## try-sierra
// fixed_point_alu
module fixed_point_alu (
    input clk,
    input rst,
    input [1:0] op,           
    input signed [15:0] a,    
    input signed [15:0] b,    
    output reg signed [23:0] out,   
    output reg overflow       
);
    localparam Q8_MAX_POS = 16'sh7FFF;    
    localparam Q8_MAX_NEG = 16'sh8000;    
    localparam Q16_MAX_POS = 24'sh7FFFFF;  
    localparam Q16_MAX_NEG = 24'sh800000;  
    reg signed [31:0] mul_result;   
    reg signed [23:0] add_sub_result;
    always @(posedge clk or posedge rst) begin
        if (rst) begin
            out <= 0;
            overflow <= 0;
        end else begin
            case (op)
                2'b00: begin
                    add_sub_result = a + b;
                    if ((a > 0 && b > 0 && add_sub_result < 0) || 
                        (a < 0 && b < 0 && add_sub_result > 0)) begin
                        overflow <= 1;
                        out <= (a[15] == 1) ? Q16_MAX_NEG : Q16_MAX_POS;
                    end else begin
                        overflow <= 0;
                        out <= { {8{add_sub_result[15]}}, add_sub_result };  
                    end
                end
                2'b01: begin
                    add_sub_result = a - b;
                    if ((a > 0 && b < 0 && add_sub_result < 0) || 
                        (a < 0 && b > 0 && add_sub_result > 0)) begin
                        overflow <= 1;
                        out <= (a[15] == 1) ? Q16_MAX_NEG : Q16_MAX_POS;
                    end else begin
                        overflow <= 0;
                        out <= { {8{add_sub_result[15]}}, add_sub_result };  
                    end
                end
               2'b10: begin
    mul_result = a * b;   
    if ($signed(mul_result[31:8]) > $signed(Q16_MAX_POS)) begin
        overflow <= 1;
        out <= Q16_MAX_POS;
    end else if ($signed(mul_result[31:8]) < $signed(Q16_MAX_NEG)) begin
        overflow <= 1;
        out <= Q16_MAX_NEG;
    end else begin
        overflow <= 0;
        out <= mul_result[31:8];   
    end
end
                2'b11: begin
                    if (b == 0) begin   
  ...
For scale: about 25 flip-flops, roughly 61 I/O pins, roughly 0.030 mm2 of cells after synthesis.
Settings: LEC_CHECK=0, CAP_MARGIN=20, CORE_ASPECT_RATIO=1.26, CORE_MARGIN=2, CORE_UTILIZATION=68, CTS_CLUSTER_SIZE=21, MAX_ROUTING_LAYER=met5, PLACE_DENSITY=0.62, SETUP_SLACK_MARGIN=-2.0, SLEW_MARGIN=20, TNS_END_PERCENT=95; clock period 57.9 ns.
run.sh (not shown) runs the stock make flow with config.mk's settings and CLKGATE_MAP_FILE=.
Every stage of try-sierra finished as expected; the final checks, on the other hand, flagged negative setup slack, which means the layout fails.
The following lists how try-umber was set up differently from try-sierra:
Settings: CTS_CLUSTER_SIZE removed (was 21); MAX_ROUTING_LAYER removed (was met5); SETUP_SLACK_MARGIN removed (was -2.0); CORE_ASPECT_RATIO removed (was 1.26); PLACE_DENSITY removed (was 0.62); CORE_UTILIZATION changed from 68 to 30; TNS_END_PERCENT removed (was 95); the clock period (ns, I/O delays scaled along) changed from 57.9 to 63.1.
Notes after the runs:
- No stage failed in try-umber, and the final checks on the layout all came back clean.
- try-umber: per-cell routed wire length is 11% lower than what try-sierra reported.
- Layout overhead on the synthesized area: try-umber vs try-sierra, no meaningful difference
- Tapcell count grows by more than 100% when moving from try-sierra to try-umber.
- The run showing the smaller via count of the first global-routing pass is try-umber.
- Looking at try-sierra and try-umber, the wire length of the first global-routing pass is a wash.
The following lists how try-onyx was set up differently from try-umber:
Settings: CORE_ASPECT_RATIO: unset -> 0.93; CTS_CLUSTER_SIZE: unset -> 95; ABC_AREA: unset -> 1; CTS_CLUSTER_DIAMETER: unset -> 139; CORE_UTILIZATION: 30 -> 72.
Notes after the runs:
- try-onyx finished all stages; layout check result: FAIL, due to negative setup slack.
- Length of routed met2 wiring, try-onyx and try-umber: larger value in try-umber
- Compared with try-umber, try-onyx shows a higher cell total in the yosys stat output.
- Compared with try-umber, in try-onyx total number of vias +1195; global-route wire length before repair -about 20%; core utilization +51 points.
- try-umber → try-onyx: via count of the first global-routing pass -1977; final cycle utilization of the critical path rose by 4.0 points; wire length after detailed routing shrank by about 12%.
- Summary — signed area change from the synthesized netlist to the final layout, try-onyx relative to try-umber: higher, by 2.9 points.
- In try-onyx relative to try-umber, non-clock buffer count had gone up by more than 10%.
diff inputs: try-onyx => try-harbor
Settings: removing ABC_AREA (formerly 1); changing CTS_CLUSTER_DIAMETER from 139 to 336; changing CORE_UTILIZATION from 72 to 66; removing CORE_ASPECT_RATIO (formerly 0.93); changing CTS_CLUSTER_SIZE from 95 to 33; changing the clock period (ns, I/O delays scaled along) from 63.1 to 56.0.
### Flow results
Although it ran to completion, try-harbor produced a layout that fails the final checks because of negative setup slack.
Between try-onyx and try-harbor, the flow reports total number of tap cells increasing by a little under 10%.
Per the comparison of try-harbor with try-onyx, routed length per placed instance picked up an extra about 30%; number of unique standard cell types used by synthesis picked up an extra about 27%.
Here is what was changed in the inputs of try-juniper compared with try-harbor.
Settings: putting ABC_AREA at 1 where nothing was set; swapping 33 for 96 in CTS_CLUSTER_SIZE; clearing CTS_CLUSTER_DIAMETER, which used to be 336; swapping 66 for 62 in CORE_UTILIZATION; swapping 56.0 for 34.2 in the clock period (ns, I/O delays scaled along).
[summary]
try-juniper got as far as global routing (5_1_grt), where a tool error ended the run.
try-juniper -> try-harbor: fraction of registers with async set/reset delta 0, exact match
From try-harbor to try-juniper the numbers moved as follows: number of instances in the synthesized netlist up about 9%, post-synthesis area per instance down about 11%.
Die height delta for try-juniper relative to try-harbor: 3.9 um higher
Comparing try-juniper against try-harbor, there is no change at all in boundary pin count.
Compared with try-harbor, try-juniper shows number of cells in the design after placement that has gone up by more than 10%.


Starting RTL as in the previous note.
make LEC_CHECK=0 ABC_AREA=1 CAP_MARGIN=0 CORE_MARGIN=2 CORE_UTILIZATION=40 GPL_ROUTABILITY_DRIVEN=0 GPL_TIMING_DRIVEN=0 MAX_ROUTING_LAYER=met5 SETUP_SLACK_MARGIN=-2.0 SLEW_MARGIN=20 TNS_END_PERCENT=15 finish   # period 60.0 ns
The baseline reached the layout checks and failed them: setup timing.
Change:
Settings changed: CAP_MARGIN 0 to 20, CORE_UTILIZATION 40 to 71, CTS_CLUSTER_SIZE set to 100, GPL_ROUTABILITY_DRIVEN 0 to unset, GPL_TIMING_DRIVEN 0 to unset, MAX_ROUTING_LAYER met5 to unset, PLACE_DENSITY set to 0.37, SETUP_SLACK_MARGIN -2.0 to unset, TNS_END_PERCENT 15 to unset.
Clock period 60.0 ns to 41.7 ns, I/O delays scaled along.
Result:
- This time the run stopped in clock tree synthesis on DPL-0038
- die size came out lower by 43%
- area after synthesis does not change
- synthesized cell count does not change
Change:
Settings changed: CORE_UTILIZATION 71 to 70, CTS_CLUSTER_DIAMETER set to 190, CTS_CLUSTER_SIZE 100 to 24, PLACE_DENSITY 0.37 to unset.
Clock period 41.7 ns to 13.1 ns, I/O delays scaled along.
- The changed run aborted during clock tree synthesis with DPL-0033
- synthesized area is unchanged
- synthesized cell count is unchanged
- die size went up by about 1.4%
Change:
Settings changed: CORE_UTILIZATION 70 to 71, CTS_CLUSTER_DIAMETER 190 to unset, CTS_CLUSTER_SIZE 24 to 100, PLACE_DENSITY set to 0.37, TNS_END_PERCENT set to 5.
Clock period 13.1 ns to 34.6 ns, I/O delays scaled along.
The new run stopped in clock tree synthesis. Die area fell by 1.4%. Area after synthesis is unchanged. Synthesized cell count is unchanged.
Change:
Settings changed: CORE_UTILIZATION 71 to 68, CTS_CLUSTER_SIZE 100 to 98, PLACE_DENSITY 0.37 to unset, TNS_END_PERCENT 5 to unset.
Clock period 34.6 ns to 78.6 ns, I/O delays scaled along.
Outcome:
- Now the flow finished clean
- die size rose by 4.3%
- area after synthesis is unchanged
- synthesized cell count does not change


Starting RTL as in the previous note.
// fixed_point_alu
module fixed_point_alu (
    input clk,
    input rst,
    input [1:0] op,           
    input signed [15:0] a,    
    input signed [15:0] b,    
    output reg signed [23:0] out,   
    output reg overflow       
);
    localparam Q8_MAX_POS = 16'sh7FFF;    
    localparam Q8_MAX_NEG = 16'sh8000;    
    localparam Q16_MAX_POS = 24'sh7FFFFF;  
    localparam Q16_MAX_NEG = 24'sh800000;  
    reg signed [31:0] mul_result;   
    reg signed [23:0] add_sub_result;
    always @(posedge clk or posedge rst) begin
        if (rst) begin
            out <= 0;
            overflow <= 0;
        end else begin
            case (op)
                2'b00: begin
                    add_sub_result = a + b;
                    if ((a > 0 && b > 0 && add_sub_result < 0) || 
                        (a < 0 && b < 0 && add_sub_result > 0)) begin
                        overflow <= 1;
                        out <= (a[15] == 1) ? Q16_MAX_NEG : Q16_MAX_POS;
                    end else begin
                        overflow <= 0;
                        out <= { {8{add_sub_result[15]}}, add_sub_result };  
                    end
                end
                2'b01: begin
                    add_sub_result = a - b;
                    if ((a > 0 && b < 0 && add_sub_result < 0) || 
                        (a < 0 && b > 0 && add_sub_result > 0)) begin
                        overflow <= 1;
                        out <= (a[15] == 1) ? Q16_MAX_NEG : Q16_MAX_POS;
  ...
clock: 56.0 ns
lec_check: 0
abc_area: 1
cap_margin: 20
core_margin: 2
core_utilization: 66
cts_cluster_diameter: 52
max_routing_layer: met4
setup_slack_margin: 2.15
slew_margin: 20
tns_end_percent: 5
The baseline aborted during global routing (GRT-0232).
Edit:
CORE_UTILIZATION = 71   (was 66)
CTS_CLUSTER_DIAMETER = default   (was 52)
PLACE_DENSITY_LB_ADDON = 0.2   (was default)
After rerunning: The changed run never finished: it broke off in clock tree synthesis (DPL-0038). Die size fell by a few percent. Synthesized area does not change. Synthesized cell count stays the same.
Edit:
ABC_AREA = default   (was 1)
CAP_MARGIN = 5   (was 20)
CORE_UTILIZATION = 68   (was 71)
CTS_CLUSTER_DIAMETER = 336   (was default)
CTS_CLUSTER_SIZE = 33   (was default)
MAX_ROUTING_LAYER = default   (was met4)
PLACE_DENSITY_LB_ADDON = default   (was 0.2)
SETUP_SLACK_MARGIN = default   (was 2.15)
What happened:
- With this change the flow failed in global routing with GRT-0232
- die area increases by a little under a tenth
- synthesized cell count decreases by a little under a tenth
- synthesized area increases by a few percent
Edit:
CAP_MARGIN = 20   (was 5)
CORE_UTILIZATION = 40   (was 68)
CTS_CLUSTER_DIAMETER = default   (was 336)
CTS_CLUSTER_SIZE = default   (was 33)
TNS_END_PERCENT = default   (was 5)
clock period = 60.0 ns   (was 56.0 ns; I/O delays follow)
What happened: Now the flow finished with timing, DRC and antenna clean. Synthesized area is unchanged. Synthesized cell count is unchanged. Die size increases by 69%.
